## datapath
module datapath(clk, rst, sw, seg0, seg1,seg2,seg3, mem_addr, mem_wdata, mem_we, mem_rdata);
make LEC_CHECK=0 CAP_MARGIN=15 CORE_MARGIN=10 CORE_UTILIZATION=21 CTS_CLUSTER_DIAMETER=73 MIN_ROUTING_LAYER=met1 PLACE_DENSITY=0.79 SETUP_SLACK_MARGIN=1.27 SLEW_MARGIN=20 finish   # period 6.02 ns
run.sh (not shown) runs the stock make flow with config.mk's settings and CLKGATE_MAP_FILE=.
The baseline ran to the end with violations: negative setup slack.
Next try:
- CAP_MARGIN: 15 -> 20
- CORE_MARGIN: 10 -> 4
- CORE_UTILIZATION: 21 -> 18
- CTS_CLUSTER_DIAMETER: 73 -> not set
- MIN_ROUTING_LAYER: met1 -> not set
- PLACE_DENSITY: 0.79 -> not set
- SETUP_SLACK_MARGIN: 1.27 -> not set
- clock period: 6.02 -> 14.5 ns (I/O delays scaled with it)
The new run completed without violations.
Wire length goes down by about a fifth.
Register-to-register slack improves by 6000 ps.
Via count goes down by about a fifth.
Hold slack degrades by 17 ps.
Maximum frequency goes down by about a fifth.
Utilization goes down by 10 points.
Setup slack improves by 6000 ps.
Cell area goes down by about a fifth.
Count of clock-buffer cells in the layout goes down by 4.
Next try:
- CORE_UTILIZATION: 18 -> 40
- SETUP_SLACK_MARGIN: not set -> 1.95
- clock period: 14.5 -> 9.1 ns (I/O delays scaled with it)
=>
- The new run completed without violations
- routed wire length rose by 0.93%
- design area rose by 5.0%
- worst setup slack gets worse by 2800 ps
Next try:
- CORE_UTILIZATION: 40 -> 70
- CTS_CLUSTER_SIZE: not set -> 24
- PLACE_DENSITY: not set -> 0.55
- SETUP_SLACK_MARGIN: 1.95 -> 0.46
- clock period: 9.1 -> 3.05 ns (I/O delays scaled with it)
Result: Now the flow never finished: it broke off in clock tree synthesis. Die size goes down by about 40%. Area after synthesis stays the same. Synthesized cell count stays the same.
Next try:
- CORE_UTILIZATION: 70 -> 40
- CTS_CLUSTER_SIZE: 24 -> not set
- PLACE_DENSITY: 0.55 -> not set
- SETUP_SLACK_MARGIN: 0.46 -> not set
- clock period: 3.05 -> 9.3 ns (I/O delays scaled with it)
After rerunning: This time the run finished with timing, DRC and antenna clean. Synthesized area does not change. Synthesized cell count stays the same. Die area went up by 72%.


datapath again, from the RTL that the note above started with.
clock: 3.05 ns
lec_check: 0
cap_margin: 20
core_margin: 2
core_utilization: 72
cts_cluster_size: 24
hold_slack_margin: 0.3
place_density: 0.55
setup_slack_margin: 0.46
slew_margin: 20
The starting point failed in clock tree synthesis (4_1_cts).
Rerun with:
Settings changed: CTS_CLUSTER_DIAMETER from default to 354, CTS_CLUSTER_SIZE 24 to 15.
Effect: The changed run stopped in clock tree synthesis (4_1_cts), error DPL-0038; synthesized cell count stays the same; die size is unchanged; synthesized area stays the same.


Setup of juniper:
Starting RTL as in the previous note.
Settings: LEC_CHECK=0, ABC_AREA=1, CAP_MARGIN=0, CORE_MARGIN=2, CORE_UTILIZATION=72, CTS_CLUSTER_DIAMETER=243, MAX_ROUTING_LAYER=met4, PLACE_DENSITY_LB_ADDON=0.01, SETUP_SLACK_MARGIN=0.42, SLEW_MARGIN=20; clock period 7.91 ns.
FAIL juniper @ 5_1_grt: tool exited with error
Input-level comparison between maple and juniper:
diff --git a/flow/config.mk b/flow/config.mk
--- a/flow/config.mk
+++ b/flow/config.mk
@@ -8,2 +8 @@
-export ABC_AREA = 1
-export CAP_MARGIN = 0
+export CAP_MARGIN = 20
@@ -12 +11 @@
-export CTS_CLUSTER_DIAMETER = 243
+export CTS_CLUSTER_SIZE = 79
@@ -15 +14 @@
-export SETUP_SLACK_MARGIN = 0.42
+export SETUP_SLACK_MARGIN = -0.45
==> flow/constraint.sdc <==
create_clock -name core_clock -period 8.63 [get_ports {clk}]
set_input_delay 1.7260 -clock core_clock [delete_from_list [all_inputs] [get_ports {clk}]]
set_output_delay 1.7260 -clock core_clock [all_outputs]
set_load 0.01 [all_outputs]
- And-or/or-and share of the synthesized area: maple vs juniper up 2.7 points
- [diff] HPWL reported at the end of detailed placement, maple relative to juniper: improvement
- [maple] flow finished | final checks: failed | reasons: setup timing
- Going from juniper to maple, post-synthesis sequential area ratio grows by 0.23 points.
- Compared to juniper, maple was floorplanned on a smaller die.
## Diff of input files: cedar against maple
diff --git a/flow/config.mk b/flow/config.mk
--- a/flow/config.mk
+++ b/flow/config.mk
@@ -10,2 +10 @@
-export CORE_UTILIZATION = 72
-export CTS_CLUSTER_SIZE = 79
+export CORE_UTILIZATION = 65
@@ -13,2 +11,0 @@
-export PLACE_DENSITY_LB_ADDON = 0.01
-export SETUP_SLACK_MARGIN = -0.45
==> flow/constraint.sdc <==
create_clock -name core_clock -period 7.9 [get_ports {clk}]
set_input_delay 1.5800 -clock core_clock [delete_from_list [all_inputs] [get_ports {clk}]]
set_output_delay 1.5800 -clock core_clock [all_outputs]
set_load 0.01 [all_outputs]
Results
cedar ran in full, but the layout does not pass; the checks complain about setup timing. As of cedar, routed metal-1 wire length had risen by a few percent compared to maple. Per the comparison of cedar with maple, area of the chip rose about 10%; fraction of cell area in non-clock buffers +2.3 points; met3 routing resource usage after global routing has decreased; cell area picked up an extra 4.5%. Total number of nets in the final design ends up lower on maple. cedar falls short of maple in worst setup slack.
Setup changes, cedar to tundra
diff --git a/flow/config.mk b/flow/config.mk
--- a/flow/config.mk
+++ b/flow/config.mk
@@ -9,3 +9,2 @@
-export CORE_MARGIN = 2
-export CORE_UTILIZATION = 65
-export MAX_ROUTING_LAYER = met4
+export CORE_MARGIN = 4
+export CORE_UTILIZATION = 35
==> flow/constraint.sdc <==
create_clock -name core_clock -period 9.1 [get_ports {clk}]
set_input_delay 1.8200 -clock core_clock [delete_from_list [all_inputs] [get_ports {clk}]]
set_output_delay 1.8200 -clock core_clock [all_outputs]
set_load 0.01 [all_outputs]
==> results <==
- Comparing tundra and cedar, transition time at the pin with the least slew margin is lower on tundra.
- Relative to cedar, number of buffers created by CTS increased by 1 in tundra.
- tundra vs. cedar: post-CTS clock slew at the launch and capture registers of the worst setup and hold paths about even; least setup slack across all paths after layout saw an increase; wire length down about 8%; post-route met1 wirelength increased by about 14% relative to the old numbers; detailed route wirelength on metal3 lower.
- tundra reached the end of the flow, and the finished layout is clean on the timing, design-rule and antenna checks.
- [tundra] number of antenna violations at the first check in global routing rose 1 relative to cedar
- Relative to cedar, the total vias in the final route of tundra is lower by 3,361.
- Compared with cedar, tundra shows count of final setup violators lower by 25.
For garnet, these inputs were changed with respect to tundra:
diff --git a/flow/config.mk b/flow/config.mk
--- a/flow/config.mk
+++ b/flow/config.mk
@@ -10 +10,3 @@
-export CORE_UTILIZATION = 35
+export CORE_UTILIZATION = 61
+export CTS_CLUSTER_SIZE = 24
+export SETUP_SLACK_MARGIN = 0.46
==> flow/constraint.sdc <==
create_clock -name core_clock -period 3.92 [get_ports {clk}]
set_input_delay 0.7840 -clock core_clock [delete_from_list [all_inputs] [get_ports {clk}]]
set_output_delay 0.7840 -clock core_clock [all_outputs]
set_load 0.01 [all_outputs]
Results
- Stage in which a tool error killed garnet: 5_1_grt.
- | floorplan utilization | lower: tundra |
- Compared with tundra, garnet shows a lower vertical die dimension.
- [compare] base=tundra new=garnet: final weighted congestion in routability-driven placement now larger, simple logic cell fraction of the synthesized area has remained practically unchanged, chip area went down by about 40%, core region area decreased 43%.
- Aoi/oai-family share of the synthesized area: garnet vs tundra identical
- Comparing garnet against tundra, there is no change at all in count of library flops with an enable pin.


## alpha
datapath again, from the RTL that the note above started with.
Settings: LEC_CHECK=0, CAP_MARGIN=20, CORE_MARGIN=2, CORE_UTILIZATION=72, CTS_CLUSTER_SIZE=61, MAX_ROUTING_LAYER=met4, PLACE_DENSITY_LB_ADDON=0.01, SETUP_SLACK_MARGIN=2.27, SLEW_MARGIN=20; clock period 7.92 ns.
alpha failed in global routing (5_1_grt) with GRT-0116.
The inputs of beta differ from those of alpha as listed below.
- setting CTS_CLUSTER_DIAMETER to 337 for the first time
- removing SETUP_SLACK_MARGIN (formerly 2.27)
- changing CTS_CLUSTER_SIZE from 61 to 81
- changing the clock period (ns, I/O delays scaled along) from 7.92 to 7.78
==> comparison <==
beta against alpha: number of gates given a new drive strength after cts down about 40%; post-CTS repair timing setup buffer count decreased 22; final estimated routing congestion in global placement moved up. In the summary table, beta is marked failed, with error GRT-0232 raised in global routing (5_1_grt).
> inputs changed (beta -> gamma)
- CORE_UTILIZATION: 72 -> 70
- CTS_CLUSTER_DIAMETER: 337 -> unset
- CTS_CLUSTER_SIZE: 81 -> unset
- ABC_AREA: unset -> 1
- the clock period (ns, I/O delays scaled along): 7.78 -> 7.9
==> comparison <==
Adder-cell share of the synthesized area came out lower on gamma than on beta. The lower post-synthesis chip area from yosys came out of beta. The cell area after technology mapping in gamma sits 0.79% above the value recorded for beta. gamma did not finish: a tool error stopped it during global routing (5_1_grt). Going from beta to gamma, the die area was enlarged. Diff beta -> gamma: number of synthesized register bits held steady, distinct cell type count of the synthesized netlist shrank by about 35%, quantity of gates resized following cts shrank by 85, cell count after synthesis grew by 768.
The inputs of delta differ from those of gamma as listed below.
- SETUP_SLACK_MARGIN newly set to 2.57
- ABC_AREA removed (was 1)
- CTS_CLUSTER_SIZE newly set to 47
- the clock period (ns, I/O delays scaled along) changed from 7.9 to 8.63
## What came out
The synthesized cell count of delta falls short of that of gamma by 768. delta -> gamma: post-synth tally of flip-flops with integrated enable delta 0, exact match. The post-cts repair resize count reported for delta is greater than that of gamma by 155. Area fraction in and, or, nand and nor cells (higher): gamma. Going from gamma to delta, effective utilization at floorplan has decreased, and-or/or-and share of the synthesized area now larger, average cell area after synthesis moved up, cell area after synthesis went down by about 0.8%, number of buffers inserted by post-CTS setup repair up about 150%. Final weighted congestion in routability-driven placement sits lower in delta than in gamma. No crash in delta: every stage finished, but the layout fails its final checks due to setup timing.
Input changes introduced in epsilon (baseline for comparison: delta):
- PLACE_DENSITY_LB_ADDON: 0.01 -> unset
- CORE_UTILIZATION: 70 -> 65
- CTS_CLUSTER_SIZE: 47 -> unset
- SETUP_SLACK_MARGIN: 2.57 -> 1.14
- the clock period (ns, I/O delays scaled along): 8.63 -> 9.3
==> comparison <==
Of delta and epsilon, just one finished clean: epsilon. Nothing crashed in delta and all stages finished; the problem is that the final layout failed, the offending checks being setup timing. Between delta and epsilon, the flow reports footprint of the multi-input gates decreasing by a few percent. Area after synthesis: delta vs epsilon — no meaningful difference. Worst slew margin relative to its limit on epsilon is behind delta. Die size of epsilon exceeds that of delta by a little under 10%. Routability-driven placement congestion ratio went down by a few percent going from delta to epsilon. For the met3 routed wirelength, epsilon came in 27% lower than delta did. Count of placed standard cells including taps sits lower in epsilon than in delta. Layout overhead on the synthesized area ends up higher on delta. Between epsilon and delta, share of the core filled by cells before placement is higher for delta, epsilon comes in under that. Diff delta..epsilon | async set-reset flop share out of synthesis | unchanged.
